Setup of JK:
// mat_mul
module mat_mul #
	(
        parameter integer DIM_LOG = 2,     
        parameter integer DIM = 2**DIM_LOG,
        parameter integer SIZE = DIM*DIM,
        parameter integer SIZE_LOG = 2*DIM_LOG,
        parameter integer DATA_WIDTH = 32
    )
    (
		input wire  s00_axi_aclk,
		input wire  s00_axi_aresetn,
		output wire  s00_axis_tready,
		input wire [DATA_WIDTH-1 : 0] s00_axis_tdata,
		input wire  s00_axis_tlast,
        input wire  s00_axis_tvalid,
		output wire  m00_axis_tvalid,
        output wire [DATA_WIDTH-1 : 0] m00_axis_tdata,
        output wire [(DATA_WIDTH/8)-1 : 0] m00_axis_tstrb,
        output wire  m00_axis_tlast,
        input wire  m00_axis_tready,
        input wire sel, 
        input wire start
    );
For scale: ~1700 flip-flops, ~78 I/O pins, about 83000 µm² of cells after synthesis.
Settings: LEC_CHECK=0, ABC_AREA=1, CAP_MARGIN=20, CORE_MARGIN=2, CORE_UTILIZATION=72, CTS_CLUSTER_DIAMETER=400, CTS_CLUSTER_SIZE=10, HOLD_SLACK_MARGIN=0.29, PLACE_DENSITY=0.6, SLEW_MARGIN=20; clock period 5.2 ns.
run.sh (not shown) runs the stock make flow with config.mk's settings and CLKGATE_MAP_FILE=.
JK -> stages 100% | layout checks FAIL | setup timing
The following lists how MS was set up differently from JK:
- HOLD_SLACK_MARGIN no longer set, was 0.29
- ABC_AREA no longer set, was 1
- CORE_UTILIZATION now 24, was 72
- CTS_CLUSTER_DIAMETER no longer set, was 400
- CTS_CLUSTER_SIZE no longer set, was 10
- the clock period (ns, I/O delays scaled along) now 9.07, was 5.2
Notes after the runs:
- The flow did not stop early for MS: all stages ran, and the layout cleared the timing, DRC and antenna checks.
- Summary of the comparison: post-layout instance count excluding filler cells is higher in MS, relative to JK.
- As of MS, first-pass GRT wire length had fallen by more than 10% compared to JK.
- Worst max-slew margin expressed relative to the limit, JK and MS: higher on MS
- Fraction of area in registers in MS vs JK: up 1.4 points
- On parity-gate share of the synthesized area counting xor and xnor cells, the higher figure sits with MS, not JK.
- Cmp MS vs JK: post-CTS setup buffer count lower in MS
- For the number of gates on the worst path with buffers counted, MS came in about 17% lower than JK did.
Input changes introduced in AL (baseline for comparison: MS):
- setting CTS_CLUSTER_DIAMETER to 400 for the first time
- changing CORE_UTILIZATION from 24 to 72
- setting ABC_AREA to 1 for the first time
- changing the clock period (ns, I/O delays scaled along) from 9.07 to 5.2
==> comparison <==
Status AL: flow complete, layout not clean - setup timing
Cell with the largest stage delay on the worst path: sky130_fd_sc_hd__fa_1 -> AL, sky130_fd_sc_hd__edfxtp_1 -> MS
When AL is set beside MS, its worst hold slack turns out to be 0.020 ns smaller.
Synthesized chip area reported by yosys (higher): AL
Relative to MS, placeable core region has gone down in AL.
Side by side, combinational gate area turned out higher in AL than in MS.
What AL reported for detail-routed via count per cell has to be multiplied by 0.68 to get the figure for MS.
Looking at final critical path time including I/O delays and setup across AL and MS, the one that comes out higher is MS.
Xor and xnor fraction of the mapped netlist area on AL is down relative to MS.
Inputs modified between AL and TR:
- an added CTS_CLUSTER_SIZE of 10
- a change of PLACE_DENSITY from 0.6 to 0.39
- a change of CAP_MARGIN from 20 to 0
- an added HOLD_SLACK_MARGIN of 0.29
- an added TNS_END_PERCENT of 20
==> results <==
On number of cells traversed by the worst register-to-register path, the lower figure sits with TR, not AL.
When the final numbers for AL and TR were put side by side, the number of cells on the critical path turned out to be greater in AL.
Relative area change from synthesis to final layout in TR is 0.24 points lower than in AL
Slew of the pin with the lowest slew margin for TR is lower than for AL.
TR leaves more setup margin than AL.
Although TR finished all stages, its layout failed final checks on setup timing.
TR improves on AL in wire length after detailed routing.
TR against AL: global-route wire length before repair decreased 1.2%; post-route standard cell area excluding fillers essentially unchanged.
diff inputs: TR => PW
- HOLD_SLACK_MARGIN no longer set, was 0.29
- PLACE_DENSITY no longer set, was 0.39
- CTS_CLUSTER_SIZE no longer set, was 10
- CTS_CLUSTER_DIAMETER no longer set, was 400
- CORE_UTILIZATION now 58, was 72
- ABC_AREA no longer set, was 1
- TNS_END_PERCENT no longer set, was 20
- CAP_MARGIN now 20, was 0
- the clock period (ns, I/O delays scaled along) now 5.43, was 5.2
Findings:
As for a clean layout from PW and TR, there is none.
The flow completed for TR, but it is not clean: the layout still shows setup timing.
To summarise PW: no stage aborted, but the layout did not pass its checks, failing on setup timing.
Looking at synthesized-area fraction occupied by and/or/nand/nor cells, PW sits 4.2 points below TR.
Beginning of the critical path: mat_A[6] -> PW, mat_A[13] -> TR
PW against TR: register-to-register slack went down; worst slew margin relative to its limit went up.
Diff TR -> PW: final period demand of the worst path up 0.43 ns; final worst setup slack lower.


Setup of before:
mat_mul again, from the RTL that the note above started with.
export LEC_CHECK = 0
export ABC_AREA = 0
export CAP_MARGIN = 20
export CELL_PAD_IN_SITES_DETAIL_PLACEMENT = 0
export CELL_PAD_IN_SITES_GLOBAL_PLACEMENT = 0
export CORE_MARGIN = 2
export CORE_UTILIZATION = 72
export CTS_CLUSTER_SIZE = 31
export MAX_ROUTING_LAYER = met5
export PLACE_DENSITY = 0.95
export SETUP_SLACK_MARGIN = 0.54
export SLEW_MARGIN = 20
create_clock -name core_clock -period 5.04 [get_ports {s00_axi_aclk}]
before got as far as 5_1_grt, where a tool error ended the run.
Input changes introduced in after (baseline for comparison: before):
# before
export LEC_CHECK = 0
export ABC_AREA = 0
export CAP_MARGIN = 20
export CELL_PAD_IN_SITES_DETAIL_PLACEMENT = 0
export CELL_PAD_IN_SITES_GLOBAL_PLACEMENT = 0
export CORE_MARGIN = 2
export CORE_UTILIZATION = 72
export CTS_CLUSTER_SIZE = 31
export MAX_ROUTING_LAYER = met5
export PLACE_DENSITY = 0.95
export SETUP_SLACK_MARGIN = 0.54
export SLEW_MARGIN = 20
create_clock -name core_clock -period 5.04 [get_ports {s00_axi_aclk}]
# after
export LEC_CHECK = 0
export CAP_MARGIN = 20
export CORE_MARGIN = 2
export CORE_UTILIZATION = 72
export CTS_CLUSTER_SIZE = 23
export SLEW_MARGIN = 20
create_clock -name core_clock -period 6.95 [get_ports {s00_axi_aclk}]
[summary]
- Although it ran to completion, after produced a layout that fails the final checks because of setup timing.
- Re number of buffers inserted during clock tree synthesis: before and after aren't equal, and the higher value belongs to after.
- Reported for before and after, H-tree depth turned out identical to the last digit.
- Diff after..before | number of unique standard cell types used by synthesis | unchanged
- | post-synth tally of flip-flops with integrated enable | before vs after | ≈ equal |
- Number of buffers between clock root and the deepest sink came out exactly the same in before and after.
- Relative to before, the last weighted congestion value of the routability-driven placer measured on after has decreased by a little under 10%.
- Summary of after over before: y dimension of the die about even; number of post-CTS setup repair buffers fell about 70%; complex-gate fraction of the synthesized area about even.
- The higher number of gates resized after cts of before and after is in before.
- Top-level port count: before vs after identical


Setup of v48:
mat_mul again, from the RTL that the note above started with.
clock: 15.7 ns
lec_check: 0
cap_margin: 20
core_margin: 2
core_utilization: 9
place_density: 0.6
slew_margin: 20
v48 has completed all stages; timing, DRC and antenna checks passed.
Inputs modified between v48 and v47:
# v48
export LEC_CHECK = 0
export CAP_MARGIN = 20
export CORE_MARGIN = 2
export CORE_UTILIZATION = 9
export PLACE_DENSITY = 0.6
export SLEW_MARGIN = 20
create_clock -name core_clock -period 15.7 [get_ports {s00_axi_aclk}]
# v47
export LEC_CHECK = 0
export CAP_MARGIN = 20
export CELL_PAD_IN_SITES_DETAIL_PLACEMENT = 1
export CORE_MARGIN = 2
export CORE_UTILIZATION = 26
export PLACE_DENSITY = 0.6
export SLEW_MARGIN = 0
create_clock -name core_clock -period 10.0 [get_ports {s00_axi_aclk}]
[summary]
- v47 vs v48: non-clock buffer count up in v47
- v48 reports its startpoint of the most critical setup path as mat_B[3]$_DFFE_PP_ while v47 reports mat_B[0]$_DFFE_PP_.
Changes in v19 relative to v47:
# v47
export LEC_CHECK = 0
export CAP_MARGIN = 20
export CELL_PAD_IN_SITES_DETAIL_PLACEMENT = 1
export CORE_MARGIN = 2
export CORE_UTILIZATION = 26
export PLACE_DENSITY = 0.6
export SLEW_MARGIN = 0
create_clock -name core_clock -period 10.0 [get_ports {s00_axi_aclk}]
# v19
export LEC_CHECK = 0
export ABC_AREA = 1
export CAP_MARGIN = 20
export CORE_MARGIN = 2
export CORE_UTILIZATION = 72
export CTS_CLUSTER_SIZE = 23
export PLACE_DENSITY_LB_ADDON = 0.06
export SLEW_MARGIN = 20
create_clock -name core_clock -period 5.04 [get_ports {s00_axi_aclk}]
[summary]
Changes observed in v19 relative to v47: count of non-filler cells in the finished layout -166, utilization after layout rose by 52 points, worst setup slack decreased by 3.23 ns relative to the old numbers, number of non-clock buffers rose 265. The number of instances on the worst hold path of v19 is higher than that of v47. Relative to v47, the net total in the final layout of v19 is higher by 46%. To summarise v19: no stage aborted, but the layout did not pass its checks, failing on negative setup slack. Compared with v47, in v19 post-detailed-route wirelength per cell picked up an extra about 9%; horizontal die dimension now smaller.


mat_mul again, from the RTL that the note above started with.
clock: 10.0 ns
lec_check: 0
cap_margin: 15
core_aspect_ratio: 0.92
core_margin: 2
core_utilization: 34
cts_cluster_size: 65
gpl_timing_driven: 0
hold_slack_margin: 0.19
place_density_lb_addon: 0.08
setup_slack_margin: -0.6
slew_margin: 15
The starting point finished with setup timing left.
Change:
==> flow/config.mk (replaced) <==
export PLATFORM = sky130hd
export DESIGN_NAME = mat_mul
export DESIGN_NICKNAME = mat_mul
export VERILOG_FILES = /design/flow/design.v
export SDC_FILE = /design/flow/constraint.sdc
export NUM_CORES = 4
export LEC_CHECK = 0
export ABC_AREA = 1
export CAP_MARGIN = 5
export CELL_PAD_IN_SITES_DETAIL_PLACEMENT = 1
export CELL_PAD_IN_SITES_GLOBAL_PLACEMENT = 2
export CORE_MARGIN = 2
export CORE_UTILIZATION = 26
export CTS_CLUSTER_DIAMETER = 105
export CTS_CLUSTER_SIZE = 23
export GPL_TIMING_DRIVEN = 0
export MAX_ROUTING_LAYER = met4
export MIN_ROUTING_LAYER = met2
export PLACE_DENSITY = 0.6
export SETUP_SLACK_MARGIN = 2.56
export SLEW_MARGIN = 0
export TNS_END_PERCENT = 35
Result: This time the run ran to the end with no violations; non-clock buffer count came out higher by 236; worst setup slack gains 2.8 ns; routed wire length rose by well over a third.
Change:
==> flow/config.mk (replaced) <==
export PLATFORM = sky130hd
export DESIGN_NAME = mat_mul
export DESIGN_NICKNAME = mat_mul
export VERILOG_FILES = /design/flow/design.v
export SDC_FILE = /design/flow/constraint.sdc
export NUM_CORES = 4
export LEC_CHECK = 0
export CAP_MARGIN = 20
export CORE_MARGIN = 2
export CORE_UTILIZATION = 40
export PLACE_DENSITY = 0.6
export SLEW_MARGIN = 20
==> flow/constraint.sdc (replaced) <==
create_clock -name core_clock -period 9.07 [get_ports {s00_axi_aclk}]
set_input_delay 1.8140 -clock core_clock [delete_from_list [all_inputs] [get_ports {s00_axi_aclk}]]
set_output_delay 1.8140 -clock core_clock [all_outputs]
set_load 0.01 [all_outputs]
=> The changed run completed without violations; global-route usage is lower by 12 points; wire length is lower by 42%; clock skew is lower by 0.011 ns; via count fell by 47%; first-iteration DRC count decreases by 74%; sequential cell count does not change; synthesized cell count shrinks by 35%.
Change:
--- a/flow/config.mk
+++ b/flow/config.mk
@@ -6,7 +6,11 @@
 export NUM_CORES = 4
 export LEC_CHECK = 0
+export ABC_AREA = 1
 export CAP_MARGIN = 20
 export CORE_MARGIN = 2
-export CORE_UTILIZATION = 40
-export PLACE_DENSITY = 0.6
+export CORE_UTILIZATION = 72
+export CTS_CLUSTER_DIAMETER = 396
+export CTS_CLUSTER_SIZE = 23
+export PLACE_DENSITY_LB_ADDON = 0.06
+export SETUP_SLACK_MARGIN = 1.46
 export SLEW_MARGIN = 20
==> flow/constraint.sdc (replaced) <==
create_clock -name core_clock -period 5.04 [get_ports {s00_axi_aclk}]
set_input_delay 1.0080 -clock core_clock [delete_from_list [all_inputs] [get_ports {s00_axi_aclk}]]
set_output_delay 1.0080 -clock core_clock [all_outputs]
set_load 0.01 [all_outputs]
The new run completed and failed the layout checks on setup timing.
Register-to-register slack loses 2.4 ns.
Hold slack is about the same.
Cell count rises by 15%.
Synthesized area rose by 3.8%.


Setup of build 70:
Starting RTL as in the previous note.
Settings: LEC_CHECK=0, ABC_AREA=0, CAP_MARGIN=10, CELL_PAD_IN_SITES_DETAIL_PLACEMENT=1, CELL_PAD_IN_SITES_GLOBAL_PLACEMENT=1, CORE_ASPECT_RATIO=1.49, CORE_MARGIN=2, CORE_UTILIZATION=28, CTS_CLUSTER_SIZE=15, MIN_ROUTING_LAYER=met1, PLACE_DENSITY_LB_ADDON=0.17, SETUP_SLACK_MARGIN=1.61, SLEW_MARGIN=20, TNS_END_PERCENT=85; clock period 5.64 ns.
Finished, but not clean: build 70, with setup timing.
The inputs of build 17 differ from those of build 70 as listed below.
==> flow/config.mk <==
export PLATFORM = sky130hd
export DESIGN_NAME = mat_mul
export DESIGN_NICKNAME = mat_mul
export VERILOG_FILES = /design/flow/design.v
export SDC_FILE = /design/flow/constraint.sdc
export NUM_CORES = 4
export LEC_CHECK = 0
export CAP_MARGIN = 20
export CORE_MARGIN = 2
export CORE_UTILIZATION = 69
export CTS_CLUSTER_SIZE = 40
export PLACE_DENSITY = 0.6
export SLEW_MARGIN = 20
==> flow/constraint.sdc <==
create_clock -name core_clock -period 6.5 [get_ports {s00_axi_aclk}]
set_input_delay 1.3000 -clock core_clock [delete_from_list [all_inputs] [get_ports {s00_axi_aclk}]]
set_output_delay 1.3000 -clock core_clock [all_outputs]
set_load 0.01 [all_outputs]
--- outcome ---
- Completing all stages was not enough for build 70: its layout failed the final checks because of setup timing.
- Although it ran to completion, build 17 produced a layout that fails the final checks because of setup timing.
- Diff build 70 -> build 17: via count shows an increase of 2723, initial antenna violation count lower, area overhead of the layout relative to synthesis fell by 5.4 points, worst hold slack across all endpoints moved up, number of buffers and inverters on the critical path moved down.
- Build 17 leaves more setup margin than build 70.
- mat_B[1]$_DFFE_PP_ as the launching instance or port of the critical path was reported by build 70, and mat_A[17]$_DFFE_PP_ by build 17.
- Instance count along the most critical hold path ends up higher on build 17.
- Where area of all placed cells without fillers is concerned, build 70 is outperformed by build 17.
- Taking build 17 as 1.0, build 70 lands at 0.69 on via density per instance.
Input changes introduced in build 7 (baseline for comparison: build 17):
--- a/flow/config.mk
+++ b/flow/config.mk
@@ -7,7 +7,10 @@
 export LEC_CHECK = 0
 export CAP_MARGIN = 20
+export CELL_PAD_IN_SITES_DETAIL_PLACEMENT = 0
+export CELL_PAD_IN_SITES_GLOBAL_PLACEMENT = 0
 export CORE_MARGIN = 2
-export CORE_UTILIZATION = 69
-export CTS_CLUSTER_SIZE = 40
-export PLACE_DENSITY = 0.6
+export CORE_UTILIZATION = 72
+export CTS_CLUSTER_SIZE = 47
+export MAX_ROUTING_LAYER = met5
+export SETUP_SLACK_MARGIN = 1.49
 export SLEW_MARGIN = 20
==> flow/constraint.sdc <==
create_clock -name core_clock -period 5.14 [get_ports {s00_axi_aclk}]
set_input_delay 1.0280 -clock core_clock [delete_from_list [all_inputs] [get_ports {s00_axi_aclk}]]
set_output_delay 1.0280 -clock core_clock [all_outputs]
set_load 0.01 [all_outputs]
[summary]
The runs compared here, build 17 and build 7, all ended either early or with open violations.
Layout checks on build 7: not met. Flow itself completed; violations: setup timing.
Build 17 had finished all stages when the layout checks came back failing, citing setup timing.
Against build 17, build 7 comes in 420 ps higher on endpoint arrival time on the critical path.
Summary of build 7 over build 17: critical path depth went up 1; first-pass GRT wire length went up 13%; fill cell total of the finished layout went down 1234.
## Diff of input files: build 40 against build 7
==> flow/config.mk <==
export PLATFORM = sky130hd
export DESIGN_NAME = mat_mul
export DESIGN_NICKNAME = mat_mul
export VERILOG_FILES = /design/flow/design.v
export SDC_FILE = /design/flow/constraint.sdc
export NUM_CORES = 4
export LEC_CHECK = 0
export CAP_MARGIN = 20
export CORE_MARGIN = 2
export CORE_UTILIZATION = 72
export CTS_CLUSTER_SIZE = 43
export SETUP_SLACK_MARGIN = -0.44
export SLEW_MARGIN = 20
==> flow/constraint.sdc <==
create_clock -name core_clock -period 6.41 [get_ports {s00_axi_aclk}]
set_input_delay 1.2820 -clock core_clock [delete_from_list [all_inputs] [get_ports {s00_axi_aclk}]]
set_output_delay 1.2820 -clock core_clock [all_outputs]
set_load 0.01 [all_outputs]
## What came out
Build 40: all stages done; final checks FAILED (setup timing).
For the data required time of the worst path, build 40 came in 1460 ps higher than build 7 did.
Number of DRC markers in iteration 0 (build 7 / build 40): 1.10
In the tables for build 7 and build 40, slew at the pin with the worst max-slew slack reads higher with build 7.
